== build 38 ==
==> flow/design.v (excerpt) <==
module  CONV(
  input                      clk,
  input                      reset,
  output logic               busy,	
  input                      ready,	
  output logic        [13:0] iaddr,
  input               [7:0]  idata,	
  output logic               ioe,
  output logic               wen_L0,
  output logic               oe_L0,
  output logic        [13:0] addr_L0,
  output logic        [11:0] w_data_L0,
  input               [11:0] r_data_L0,
  output logic               wen_L1,
  output logic               oe_L1,
  output logic        [11:0] addr_L1,
  output logic        [11:0] w_data_L1,
  input               [11:0] r_data_L1,
  output logic               oe_weight,
  output logic        [15:0] addr_weight,
  input  logic signed [7:0]  r_data_weight,
  output logic               wen_L2,
  output logic        [3:0]  addr_L2,
  output logic        [31:0] w_data_L2
  );
For scale: about 4000 flip-flops, roughly 170 I/O pins, ~130000 um^2 of cells after synthesis.
clock: 6.47 ns
lec_check: 0
cap_margin: 20
core_margin: 2
core_utilization: 72
place_density: 0.66
slew_margin: 20
run.sh (not shown) runs the stock make flow with config.mk's settings and CLKGATE_MAP_FILE=.
## Diff of input files: build 3 against build 38
Settings: PLACE_DENSITY removed (was 0.66); CORE_UTILIZATION changed from 72 to 17; the clock period (ns, I/O delays scaled along) changed from 6.47 to 8.65.
Build 3: full flow OK, the timing, design-rule and antenna checks passed
On register clock-pin slew on the reported worst setup and hold paths, build 3 and build 38 are basically level.
For non-clock buffer count, dividing the value from build 3 by the value from build 38 gives 0.828.
Going from build 38 to build 3, insertion delay at the late pin of the worst-skew pair decreased by 30 ps relative to the old numbers, total global-route track usage shows a reduction of 26 points, worst setup slack increased 1070 ps.
Modified inputs, build 49 compared to build 3
Settings: CORE_UTILIZATION now 70, was 17; CORE_ASPECT_RATIO now 0.5, previously not set; SETUP_SLACK_MARGIN now 1.41, previously not set; the clock period (ns, I/O delays scaled along) now 5.49, was 8.65.
--- outcome ---
Although build 49 finished all stages, its layout failed final checks on negative setup slack.
Delta(overall power, build 49 - build 3) > 0
Build 3 → build 49: sequential share of layout area grew by 4.7 points; maximum fanout encountered on the critical timing path shrank by 11.
Build 3 ended up with weight[4] as its beginning of the critical path; build 49 ended up with weight[1].

---

## try-yarrow
Starting RTL as in the previous note.
// CONV
module  CONV(
  input                      clk,
  input                      reset,
  output logic               busy,	
  input                      ready,	
  output logic        [13:0] iaddr,
  input               [7:0]  idata,	
  output logic               ioe,
  output logic               wen_L0,
  output logic               oe_L0,
  output logic        [13:0] addr_L0,
  output logic        [11:0] w_data_L0,
  input               [11:0] r_data_L0,
  output logic               wen_L1,
  output logic               oe_L1,
  output logic        [11:0] addr_L1,
  output logic        [11:0] w_data_L1,
  input               [11:0] r_data_L1,
  output logic               oe_weight,
  output logic        [15:0] addr_weight,
  input  logic signed [7:0]  r_data_weight,
  output logic               wen_L2,
  output logic        [3:0]  addr_L2,
  output logic        [31:0] w_data_L2
  );
  assign oe_L0 = 1'b0;
  localparam INITIAL0 = 0;
  localparam READ0    = 1;
  localparam EXECUTE0 = 2;
  localparam WRITE0   = 3;
  localparam DONE0    = 4;
  localparam EXECUTE1 = 0;
  localparam IDLE10   = 1;
  localparam WRITE1   = 2;
  localparam IDLE11   = 3;
  localparam DONE1    = 4;
  localparam INITIAL2 = 0;
  localparam IDLE20   = 1;
  localparam IDLE21   = 2;
  localparam READ2    = 3;
  localparam IDLE22   = 4;
  localparam IDLE23   = 5;
  localparam IDLE24   = 6;
  localparam IDLE25   = 7;
  localparam WRITE2   = 8;
  reg  [2:0]  layer0_cs;
  reg  [2:0]  layer0_ns;
  reg  [2:0]  layer1_cs;
  reg  [2:0]  layer1_ns;
  reg  [3:0]  layer2_cs;
  reg  [3:0]  layer2_ns;
  reg  [7:0]  column0_cnt;
  reg  [7:0]  column1_cnt;
  reg  [7:0]  row0_cnt;
  reg  [12:0] AfterFilter [0:8];
  reg  [7:0]  weight; 
  reg  [11:0] flatten;
  wire read0_done;
  wire read2_done;
  wire execute0_done;
  wire execute1_done;
  wire write0_done;
  wire write1_done;
  ...
clock: 12.8 ns
lec_check: 0
abc_area: 1
cap_margin: 15
core_aspect_ratio: 1.72
core_margin: 2
core_utilization: 61
cts_cluster_diameter: 93
max_routing_layer: met5
place_density: 0.65
setup_slack_margin: 0.1
slew_margin: 0
tns_end_percent: 15
try-yarrow: all stages complete, timing, DRC and antenna checks passed
Setup changes, try-yarrow to try-violet
# try-yarrow
export LEC_CHECK = 0
export ABC_AREA = 1
export CAP_MARGIN = 15
export CORE_ASPECT_RATIO = 1.72
export CORE_MARGIN = 2
export CORE_UTILIZATION = 61
export CTS_CLUSTER_DIAMETER = 93
export MAX_ROUTING_LAYER = met5
export PLACE_DENSITY = 0.65
export SETUP_SLACK_MARGIN = 0.1
export SLEW_MARGIN = 0
export TNS_END_PERCENT = 15
create_clock -name core_clock -period 12.8 [get_ports {clk}]
# try-violet
export LEC_CHECK = 0
export CAP_MARGIN = 20
export CORE_MARGIN = 2
export CORE_UTILIZATION = 50
export SETUP_SLACK_MARGIN = 2.07
export SLEW_MARGIN = 20
create_clock -name core_clock -period 7.24 [get_ports {clk}]
==> comparison <==
Note that the post-route non-filler standard cell count recorded for try-yarrow amounts to 0.936 times the value seen in try-violet. Topmost layer with routed signal wires = met4: try-yarrow; topmost layer with routed signal wires = met5: try-violet. try-violet vs try-yarrow: count of non-CTS buffers in the layout up by more than a quarter. On area occupied by registers, try-yarrow and try-violet are basically level.
> inputs changed (try-violet -> try-harbor)
# try-violet
export LEC_CHECK = 0
export CAP_MARGIN = 20
export CORE_MARGIN = 2
export CORE_UTILIZATION = 50
export SETUP_SLACK_MARGIN = 2.07
export SLEW_MARGIN = 20
create_clock -name core_clock -period 7.24 [get_ports {clk}]
# try-harbor
export LEC_CHECK = 0
export ABC_AREA = 1
export CAP_MARGIN = 20
export CORE_ASPECT_RATIO = 0.5
export CORE_MARGIN = 2
export CORE_UTILIZATION = 72
export CTS_CLUSTER_DIAMETER = 395
export CTS_CLUSTER_SIZE = 96
export PLACE_DENSITY_LB_ADDON = 0.09
export SETUP_SLACK_MARGIN = 0.96
export SLEW_MARGIN = 20
create_clock -name core_clock -period 4.02 [get_ports {clk}]
[summary]
- try-harbor | ERROR | global routing (5_1_grt)
- The placed instance area was comparable across try-violet and try-harbor.
- NOTE: synthesized cell area in try-harbor falls short of that of try-violet
- try-harbor against try-violet: yosys stat cell total +164; chip area estimate from yosys synthesis -640 µm²; proportion of synthesized chip area in sequential cells +0.44 points.
- Compare try-violet and try-harbor | post-place setup slack higher: try-violet
- The maximum buffer depth of the clock tree of try-harbor is lower than that of try-violet.
- What try-harbor reported for floorplan die height has to be multiplied by 1.7 to get the figure for try-violet.
- Diff try-violet -> try-harbor: synthesized cell count shows an increase of 2.8%, total number of placement rows shows a reduction of 41%.
Modified inputs, try-maple compared to try-harbor
# try-harbor
export LEC_CHECK = 0
export ABC_AREA = 1
export CAP_MARGIN = 20
export CORE_ASPECT_RATIO = 0.5
export CORE_MARGIN = 2
export CORE_UTILIZATION = 72
export CTS_CLUSTER_DIAMETER = 395
export CTS_CLUSTER_SIZE = 96
export PLACE_DENSITY_LB_ADDON = 0.09
export SETUP_SLACK_MARGIN = 0.96
export SLEW_MARGIN = 20
create_clock -name core_clock -period 4.02 [get_ports {clk}]
# try-maple
export LEC_CHECK = 0
export CAP_MARGIN = 20
export CORE_MARGIN = 2
export CORE_UTILIZATION = 61
export MAX_ROUTING_LAYER = met4
export PLACE_DENSITY = 0.6
export SETUP_SLACK_MARGIN = -0.5
export SLEW_MARGIN = 20
create_clock -name core_clock -period 6.47 [get_ports {clk}]
Both conditions hold for try-maple: the flow ran to the end and the final layout passed the timing, design-rule and antenna checks.
The total setup buffers inserted after CTS of try-maple falls short of that of try-harbor by 110.
In the tables for try-maple and try-harbor, routability congestion estimate reads lower with try-maple.
In try-maple relative to try-harbor, standard cell area after detailed placement had gone down slightly.
| placeable core region | try-maple vs try-harbor | about 18% higher |
Area of the synthesized netlist per yosys stat (try-maple vs. try-harbor) increases slightly
For the number of standard cells reported by yosys, try-maple came in 164 lower than try-harbor did.
Fraction of synthesized cell area in xor and xnor cells for try-maple is higher than for try-harbor.
try-maple gives less effective utilization at floorplan than try-harbor did.
try-maple: synthesized netlist cell count about 2.7% below try-harbor
The total die size reported for try-maple is greater than that of try-harbor by 18%.
Number of buffers on the longest clock path, try-maple and try-harbor: lower on try-harbor
For try-fjord, these inputs were changed with respect to try-maple:
# try-maple
export LEC_CHECK = 0
export CAP_MARGIN = 20
export CORE_MARGIN = 2
export CORE_UTILIZATION = 61
export MAX_ROUTING_LAYER = met4
export PLACE_DENSITY = 0.6
export SETUP_SLACK_MARGIN = -0.5
export SLEW_MARGIN = 20
create_clock -name core_clock -period 6.47 [get_ports {clk}]
# try-fjord
export LEC_CHECK = 0
export CAP_MARGIN = 20
export CORE_MARGIN = 2
export CORE_UTILIZATION = 72
export PLACE_DENSITY_LB_ADDON = 0.2
export SETUP_SLACK_MARGIN = 1.66
export SLEW_MARGIN = 20
create_clock -name core_clock -period 8.8 [get_ports {clk}]
Findings:
Note that the maximum frequency recorded for try-fjord amounts to 0.895 times the value seen in try-maple. For the internal power of the cells, try-fjord came in 26% lower than try-maple did. Total power density per cell area shrinks by more than 10% when moving from try-maple to try-fjord.
Input changes introduced in try-delta (baseline for comparison: try-fjord):
# try-fjord
export LEC_CHECK = 0
export CAP_MARGIN = 20
export CORE_MARGIN = 2
export CORE_UTILIZATION = 72
export PLACE_DENSITY_LB_ADDON = 0.2
export SETUP_SLACK_MARGIN = 1.66
export SLEW_MARGIN = 20
create_clock -name core_clock -period 8.8 [get_ports {clk}]
# try-delta
export LEC_CHECK = 0
export CAP_MARGIN = 20
export CORE_MARGIN = 2
export CORE_UTILIZATION = 72
export CTS_CLUSTER_DIAMETER = 335
export SETUP_SLACK_MARGIN = -0.4
export SLEW_MARGIN = 20
create_clock -name core_clock -period 4.02 [get_ports {clk}]
==> comparison <==
Although try-delta finished all stages, its layout failed final checks on setup timing. Portion of the clock cycle consumed by the worst path in the final layout: try-fjord and try-delta compared, lower one is try-fjord. Clock-cell share of area was higher in the run labelled try-fjord. Data arrival time at the worst-slack endpoint: try-delta vs try-fjord down 0.86 ns. Relative to try-fjord, worst max-slew margin expressed relative to the limit has increased by 1.5 points in try-delta. Measured against each other, try-fjord and try-delta differ in combinational share of power, the higher figure coming from try-delta. Against try-fjord, clock buffer count in try-delta rose slightly. Looking at setup slack, try-delta sits 3.92 ns below try-fjord. Compared try-delta vs try-fjord, and design area is up in try-delta. On try-delta: power is 120% higher than what try-fjord gave. Top fanout value on the critical path in try-delta is 5 below try-fjord. Routed via count divided by cell count | try-delta above try-fjord.
Power is estimated from default activity; no workload was simulated.
